// SP_wocg
module SP_wocg(
	clk,
	rst_n,
	in_valid,
	in_data,
	in_mode,
	out_valid,
	out_data
);
input clk, rst_n, in_valid;
input [2:0] in_mode;
input [8:0] in_data;
output reg out_valid;
output reg [8:0] out_data;
genvar idx;
integer i;
localparam IDLE = 4'b0000;
localparam INV  = 4'b0001;
localparam MUL  = 4'b0010;
localparam SORT = 4'b0100;
localparam SUM  = 4'b1000;
reg [3:0] cur_state,next_state;
reg [4:0] cnt;
reg [2:0] cnt_data;
reg [8:0] data_temp;
reg [10:0] data_sum [0:5]; 
reg [2:0] mode_r;
wire idle_state = cur_state == IDLE;
wire inv_in_valid  = cur_state[0] && cnt < 6;
wire mul_in_valid  = cur_state[1] && cnt < 6;
wire sort_in_valid = cur_state[2] && cnt < 6;
wire sum_in_valid  = cur_state[3] && cnt < 6;
wire inv_out_valid,mul_out_valid,sort_out_valid;
wire [8:0] inv_out_data,mul_out_data,sort_out_data;
wire [8:0] sum_mod_out_w;   
wire inv_done  = cur_state[0] && cnt == 'd18;
wire mul_done  = cur_state[1] && cnt == 'd12;
wire sort_done = cur_state[2] && cnt == 'd11;
reg  sum_done ;
wire mode0_cnt_flag = cur_state[3] && mode_r == 'd0 && cnt == 'd5;
always @(posedge clk or negedge rst_n) begin
	if (!rst_n) begin
		cur_state <= IDLE;
	end
	else begin
		cur_state <= next_state;
	end
end
always @(*) begin
	case(cur_state)
		IDLE : next_state = in_valid  ? in_mode[0] ? INV : in_mode[1] ? MUL : in_mode[2] ? SORT : SUM : IDLE;
		INV  : next_state = inv_done  ? mode_r[1] ? MUL : mode_r[2] ? SORT : SUM : INV;
		MUL  : next_state = mul_done  ? mode_r[2] ? SORT : SUM : MUL;
		SORT : next_state = sort_done ? SUM : SORT;
		SUM  : next_state = sum_done  ? IDLE : SUM;
		default : next_state = IDLE;
	endcase
end
always @(*) begin 
	if(cur_state[3]) begin
		if(mode_r == 'd0) sum_done = cnt == 'd12;
		else sum_done = cnt == 'd7;
	end
	else sum_done = 0;
end
always @(posedge clk or negedge rst_n) begin
	if (!rst_n) begin
		cnt <= 'd0;
	end
  ...
For scale: roughly 8400 cells after synthesis, about 520 flip-flops, ~25 I/O pins, roughly 60000 um2 of cells after synthesis.
clock: 5.07 ns
lec_check: 0
abc_area: 1
cap_margin: 10
cell_pad_in_sites_global_placement: 0
core_margin: 2
core_utilization: 72
cts_cluster_diameter: 188
cts_cluster_size: 37
hold_slack_margin: 0.3
place_density: 0.35
setup_slack_margin: 0.6
slew_margin: 20
synth_memory_max_bits: 16384
run.sh (not shown) runs the stock make flow with config.mk's settings and CLKGATE_MAP_FILE=.
The starting point died in global routing.
Next try:
- ABC_AREA: 1 -> default
- CTS_CLUSTER_DIAMETER: 188 -> default
- CTS_CLUSTER_SIZE: 37 -> 60
- HOLD_SLACK_MARGIN: 0.3 -> default
- PLACE_DENSITY: 0.35 -> default
- PLACE_DENSITY_LB_ADDON: default -> 0.0
- SETUP_SLACK_MARGIN: 0.6 -> 0.97
- clock period: 5.07 -> 6.64 ns (I/O delays scaled with it)
What happened:
- Now the flow finished but fails on max-capacitance violations, max-slew violations, negative setup slack
- area after synthesis is lower by 0.56%
- die size came out lower by 0.55%
- synthesized cell count came out lower by 19%
Next try:
- CELL_PAD_IN_SITES_GLOBAL_PLACEMENT: 0 -> 1
- CORE_UTILIZATION: 72 -> 70
- CTS_CLUSTER_SIZE: 60 -> 35
- PLACE_DENSITY: default -> 0.64
- PLACE_DENSITY_LB_ADDON: 0.0 -> default
Now the flow never finished: it broke off in global placement without I/O.
Synthesized cell count is unchanged.
Die area came out higher by a few percent.
Area after synthesis does not change.
Next try:
- CORE_UTILIZATION: 70 -> 63
- CTS_CLUSTER_SIZE: 35 -> default
- PLACE_DENSITY: 0.64 -> default
- PLACE_DENSITY_LB_ADDON: default -> 0.04
Result:
- With this change the flow went through all stages and came out clean
- synthesized cell count stays the same
- die area went up by 11%
- area after synthesis is unchanged
Next try:
- CORE_UTILIZATION: 63 -> 70
- CTS_CLUSTER_SIZE: default -> 33
- PLACE_DENSITY: default -> 0.64
- PLACE_DENSITY_LB_ADDON: 0.04 -> default
What happened: Now the flow never finished: it broke off in global placement without I/O, error GPL-0301. Area after synthesis is unchanged. Die area drops by about 10%. Synthesized cell count stays the same.

---

Starting RTL as in the previous note.
Design SP_wocg, start of the top module:
module SP_wocg(
	clk,
	rst_n,
	in_valid,
	in_data,
	in_mode,
	out_valid,
	out_data
);
input clk, rst_n, in_valid;
input [2:0] in_mode;
input [8:0] in_data;
output reg out_valid;
output reg [8:0] out_data;
genvar idx;
integer i;
localparam IDLE = 4'b0000;
localparam INV  = 4'b0001;
localparam MUL  = 4'b0010;
localparam SORT = 4'b0100;
localparam SUM  = 4'b1000;
reg [3:0] cur_state,next_state;
reg [4:0] cnt;
reg [2:0] cnt_data;
reg [8:0] data_temp;
reg [10:0] data_sum [0:5]; 
reg [2:0] mode_r;
wire idle_state = cur_state == IDLE;
wire inv_in_valid  = cur_state[0] && cnt < 6;
wire mul_in_valid  = cur_state[1] && cnt < 6;
wire sort_in_valid = cur_state[2] && cnt < 6;
wire sum_in_valid  = cur_state[3] && cnt < 6;
wire inv_out_valid,mul_out_valid,sort_out_valid;
wire [8:0] inv_out_data,mul_out_data,sort_out_data;
wire [8:0] sum_mod_out_w;   
wire inv_done  = cur_state[0] && cnt == 'd18;
wire mul_done  = cur_state[1] && cnt == 'd12;
wire sort_done = cur_state[2] && cnt == 'd11;
reg  sum_done ;
wire mode0_cnt_flag = cur_state[3] && mode_r == 'd0 && cnt == 'd5;
always @(posedge clk or negedge rst_n) begin
	if (!rst_n) begin
		cur_state <= IDLE;
	end
	else begin
		cur_state <= next_state;
	end
end
always @(*) begin
	case(cur_state)
  ...
Settings: LEC_CHECK=0, CAP_MARGIN=20, CORE_MARGIN=2, CORE_UTILIZATION=72, CTS_CLUSTER_DIAMETER=33, PLACE_DENSITY=0.95, SLEW_MARGIN=20, SYNTH_MEMORY_MAX_BITS=16384; clock period 3.22 ns.
The baseline aborted during clock tree synthesis on DPL-0038.
Change:
Settings changed: CORE_UTILIZATION 72 to 70, CTS_CLUSTER_DIAMETER 33 to unset, PLACE_DENSITY 0.95 to unset.
Clock period 3.22 ns to 6.35 ns, I/O delays scaled along.
=> This time the run completed without violations. Synthesized area is unchanged. Die area increases by 2.8%. Synthesized cell count stays the same.
Change:
Settings changed: ABC_AREA set to 1, MAX_ROUTING_LAYER set to met4.
Clock period 6.35 ns to 5.25 ns, I/O delays scaled along.
=> With this change the flow aborted during global routing; die size increases by 0.56%; synthesized area increases by 0.56%; synthesized cell count increases by 23%.
Change:
Settings changed: ABC_AREA 1 to unset, CORE_UTILIZATION 70 to 11, MAX_ROUTING_LAYER met4 to unset.
Clock period 5.25 ns to 9.77 ns, I/O delays scaled along.
This time the run completed with no timing, DRC or antenna violations.
Synthesized cell count is lower by about a fifth.
Die area is higher to 6.2 times its value.
Synthesized area is lower slightly.
Change:
Settings changed: ABC_AREA set to 1, CORE_UTILIZATION 11 to 64, SETUP_SLACK_MARGIN set to 1.88.
Clock period 9.77 ns to 8.26 ns, I/O delays scaled along.
What happened:
- utilization went up by 56 points
- synthesized cell count rose by 23%
- setup slack gets better by 0.021 ns
- clock skew is lower by 0.061 ns
- via count goes up by 8.2%
- final cell count decreases by 31%
- final area drops by 9.5%
- fmax rose by 25%

---

Setup of exp/sierra:
Starting RTL as in the previous note.
clock: 5.19 ns
lec_check: 0
abc_area: 1
cap_margin: 40
cell_pad_in_sites_global_placement: 0
core_margin: 2
core_utilization: 70
max_routing_layer: met4
place_density: 0.64
setup_slack_margin: -0.42
slew_margin: 20
synth_memory_max_bits: 16384
Tool error GRT-0232 stopped exp/sierra during global routing (5_1_grt); no final results.
For exp/juniper, these inputs were changed with respect to exp/sierra:
Settings: CORE_UTILIZATION now 40, was 70; SETUP_SLACK_MARGIN no longer set, was -0.42; ABC_AREA no longer set, was 1; PLACE_DENSITY no longer set, was 0.64; MAX_ROUTING_LAYER no longer set, was met4; CELL_PAD_IN_SITES_GLOBAL_PLACEMENT no longer set, was 0; CAP_MARGIN now 20, was 40; the clock period (ns, I/O delays scaled along) now 7.58, was 5.19.
### Flow results
Diff exp/sierra -> exp/juniper | net count after synthesis | down by more than 10%
Changes observed in exp/juniper relative to exp/sierra: die outline area went up; placed cell area went down; half-perimeter wire length of the detailed placement result went down; die width went up.
Post-CTS setup buffer count: exp/juniper vs exp/sierra down 47
When the final numbers for exp/sierra and exp/juniper were put side by side, the complex-gate fraction of the synthesized area turned out to be smaller in exp/sierra.
Of exp/sierra and exp/juniper, only exp/juniper finishes the flow clean.
exp/sierra got as far as global routing (5_1_grt), where a tool error ended the run.
Number of cells in Yosys stat went down by more than 10% going from exp/sierra to exp/juniper.
Combined area of all synthesized cells: exp/juniper vs exp/sierra down 0.56%
Taking exp/sierra over exp/juniper, the number of cells produced by synthesis ratio works out to 1.2.
--- input diff exp/juniper..exp/umber ---
Settings: a change of CORE_UTILIZATION from 40 to 70; an added MAX_ROUTING_LAYER of met4; a change of the clock period (ns, I/O delays scaled along) from 7.58 to 5.23.
--- outcome ---
exp/umber terminated abnormally: global routing (5_1_grt) reported GRT-0116. Per the comparison of exp/umber with exp/juniper, fraction of synthesized area in multiplexers flat, core area down about 43%, detailed-placement wirelength estimate up about 11%.
diff inputs: exp/umber => exp/pepper
Settings: a deleted MAX_ROUTING_LAYER that had been met4; a change of CORE_UTILIZATION from 70 to 40; a change of the clock period (ns, I/O delays scaled along) from 5.23 to 13.5.
[summary]
exp/pepper: done, clean on timing, DRC and antenna. [compare] base=exp/umber new=exp/pepper: initial cell density of the core decreased by 30 points relative to the old numbers, die boundary width +about 30%, sink count of the clock tree stayed essentially flat, die area rose by about 70%, post-cts sizing count fell 819.

---

SP_wocg again, from the RTL that the note above started with.
==> flow/config.mk <==
export PLATFORM = sky130hd
export DESIGN_NAME = SP_wocg
export DESIGN_NICKNAME = SP_wocg
export VERILOG_FILES = /design/flow/design.v
export SDC_FILE = /design/flow/constraint.sdc
export NUM_CORES = 4
export LEC_CHECK = 0
export CAP_MARGIN = 20
export CORE_MARGIN = 2
export CORE_UTILIZATION = 72
export CTS_CLUSTER_DIAMETER = 33
export CTS_CLUSTER_SIZE = 21
export SETUP_SLACK_MARGIN = 0.95
export SLEW_MARGIN = 20
export SYNTH_MEMORY_MAX_BITS = 16384
==> flow/constraint.sdc <==
create_clock -name core_clock -period 3.22 [get_ports {clk}]
set_input_delay 0.6440 -clock core_clock [delete_from_list [all_inputs] [get_ports {clk}]]
set_output_delay 0.6440 -clock core_clock [all_outputs]
set_load 0.01 [all_outputs]
The first run stopped in clock tree synthesis, error DPL-0038.
Then changed:
- CTS_CLUSTER_DIAMETER: 33 -> unset
- CTS_CLUSTER_SIZE: 21 -> unset
- SETUP_SLACK_MARGIN: 0.95 -> unset
- clock period: 3.22 -> 6.72 ns (I/O delays scaled with it)
=>
- This time the run completed with no timing, DRC or antenna violations
- synthesized cell count stays the same
- die size is unchanged
- area after synthesis is unchanged
Then changed:
- ABC_AREA: unset -> 1
- clock period: 6.72 -> 5.25 ns (I/O delays scaled with it)
After rerunning: The new run stopped in global routing (GRT-0232). Synthesized area rose by 0.56%. Die area rose by 0.56%. Synthesized cell count rose by 23%.
Then changed:
- ABC_AREA: 1 -> unset
- CORE_UTILIZATION: 72 -> 40
- clock period: 5.25 -> 8.0 ns (I/O delays scaled with it)
The new run went through all stages and came out clean.
Synthesized cell count went down by 19%.
Area after synthesis came out lower by 0.56%.
Die area rose by 78%.

---

Setup of before:
SP_wocg again, from the RTL that the note above started with.
clock: 5.1 ns
lec_check: 0
cap_margin: 10
cell_pad_in_sites_global_placement: 1
core_margin: 2
core_utilization: 72
place_density_lb_addon: 0.04
setup_slack_margin: -0.38
slew_margin: 20
synth_memory_max_bits: 16384
before: aborted in 3_1_place_gp_skip_io (tool error)
[inputs] after vs before
Settings: an added PLACE_DENSITY of 0.66; a deleted PLACE_DENSITY_LB_ADDON that had been 0.04; a change of CAP_MARGIN from 10 to 20; an added CTS_CLUSTER_SIZE of 37; a deleted CELL_PAD_IN_SITES_GLOBAL_PLACEMENT that had been 1; a change of the clock period (ns, I/O delays scaled along) from 5.1 to 5.21.
### Flow results
Flow for after halted at 5_1_grt, error code GRT-0116.
Diff before..after | number of different library cells in the post-synthesis netlist | unchanged
From before to after the numbers moved as follows: synthesized cell count was more or less identical, share of synthesized registers carrying an async set or reset was more or less identical, yosys cell count was more or less identical, width of the die was more or less identical.
As far as die area goes, after and before are indistinguishable; the numbers are identical.
From after to before, area after synthesis did not move at all.
Sequential fraction of the synthesis area: before vs after identical
Floorplan core area came out exactly the same in before and after.
| chip area from the yosys synthesis statistics | after vs before | ≈ equal |

---

== run A ==
Starting RTL as in the previous note.
export LEC_CHECK = 0
export ABC_AREA = 0
export CAP_MARGIN = 10
export CELL_PAD_IN_SITES_DETAIL_PLACEMENT = 1
export CELL_PAD_IN_SITES_GLOBAL_PLACEMENT = 3
export CORE_ASPECT_RATIO = 0.66
export CORE_MARGIN = 10
export CORE_UTILIZATION = 37
export CTS_CLUSTER_DIAMETER = 276
export GPL_TIMING_DRIVEN = 0
export MAX_ROUTING_LAYER = met4
export PLACE_DENSITY_LB_ADDON = 0.12
export SETUP_SLACK_MARGIN = -0.04
export SLEW_MARGIN = 20
export SYNTH_MEMORY_MAX_BITS = 16384
export TNS_END_PERCENT = 20
create_clock -name core_clock -period 6.64 [get_ports {clk}]
[inputs] run B vs run A
- setting PLACE_DENSITY to 0.66 for the first time
- removing GPL_TIMING_DRIVEN (formerly 0)
- removing ABC_AREA (formerly 0)
- removing CORE_ASPECT_RATIO (formerly 0.66)
- removing PLACE_DENSITY_LB_ADDON (formerly 0.12)
- changing CORE_UTILIZATION from 37 to 72
- removing CTS_CLUSTER_DIAMETER (formerly 276)
- changing CORE_MARGIN from 10 to 2
- changing CELL_PAD_IN_SITES_GLOBAL_PLACEMENT from 3 to 0
- removing MAX_ROUTING_LAYER (formerly met4)
- removing TNS_END_PERCENT (formerly 20)
- removing CELL_PAD_IN_SITES_DETAIL_PLACEMENT (formerly 1)
- changing SETUP_SLACK_MARGIN from -0.04 to 0.97
### Flow results
- Run B is listed as incomplete: the tool reported an error in global routing and the run ended there.
- Run A ran to completion and came out clean on the timing, DRC and antenna checks.
- Number of cells upsized or downsized after cts (run A / run B): 0.75
- Delta (run B minus run A): die width lost 43%; core area lost about 50%.
- Lower global placement routability congestion goes to run A over run B.
- Re number of CTS-inserted buffers: run A was higher than run B.
- Run B vs. run A: vertical die size -about 16%, chip area went down 93,000 sq um.
## Diff of input files: run C against run B
- a change of CORE_UTILIZATION from 72 to 70
- an added CTS_CLUSTER_SIZE of 36
- a change of PLACE_DENSITY from 0.66 to 0.64
- a change of CELL_PAD_IN_SITES_GLOBAL_PLACEMENT from 0 to 1
Notes after the runs:
Run C is listed as incomplete: the tool reported an error in global placement without I/O and the run ended there. Comparing run B against run C, there is no change at all in number of distinct standard cells referenced by the synthesized netlist. As far as number of nets at floorplan is concerned, run C and run B perform about the same. Taking run B as the reference, in run C cell area after technology mapping did not really move, full die area shows an increase of 2.8%. From run B to run C the numbers moved as follows: AND-OR/OR-AND share of the synthesized area held; post-synthesis simple-gate area fraction neither gained nor lost much; number of placement rows moved up; horizontal die size went up. Core area: run C higher than run B. Synthesized cell count: run C vs run B identical.
Setup changes, run C to run D
- swapping 1 for 0 in CELL_PAD_IN_SITES_GLOBAL_PLACEMENT
- swapping 0.64 for 0.35 in PLACE_DENSITY
- swapping 70 for 72 in CORE_UTILIZATION
- clearing CTS_CLUSTER_SIZE, which used to be 36
==> comparison <==
The log for run D ends in global routing with error ODB-0269, so the run never completed.
Going from run C to run D, share of the yosys chip area belonging to registers essentially unchanged, width of the chip now smaller, die size dropped 2.7%.
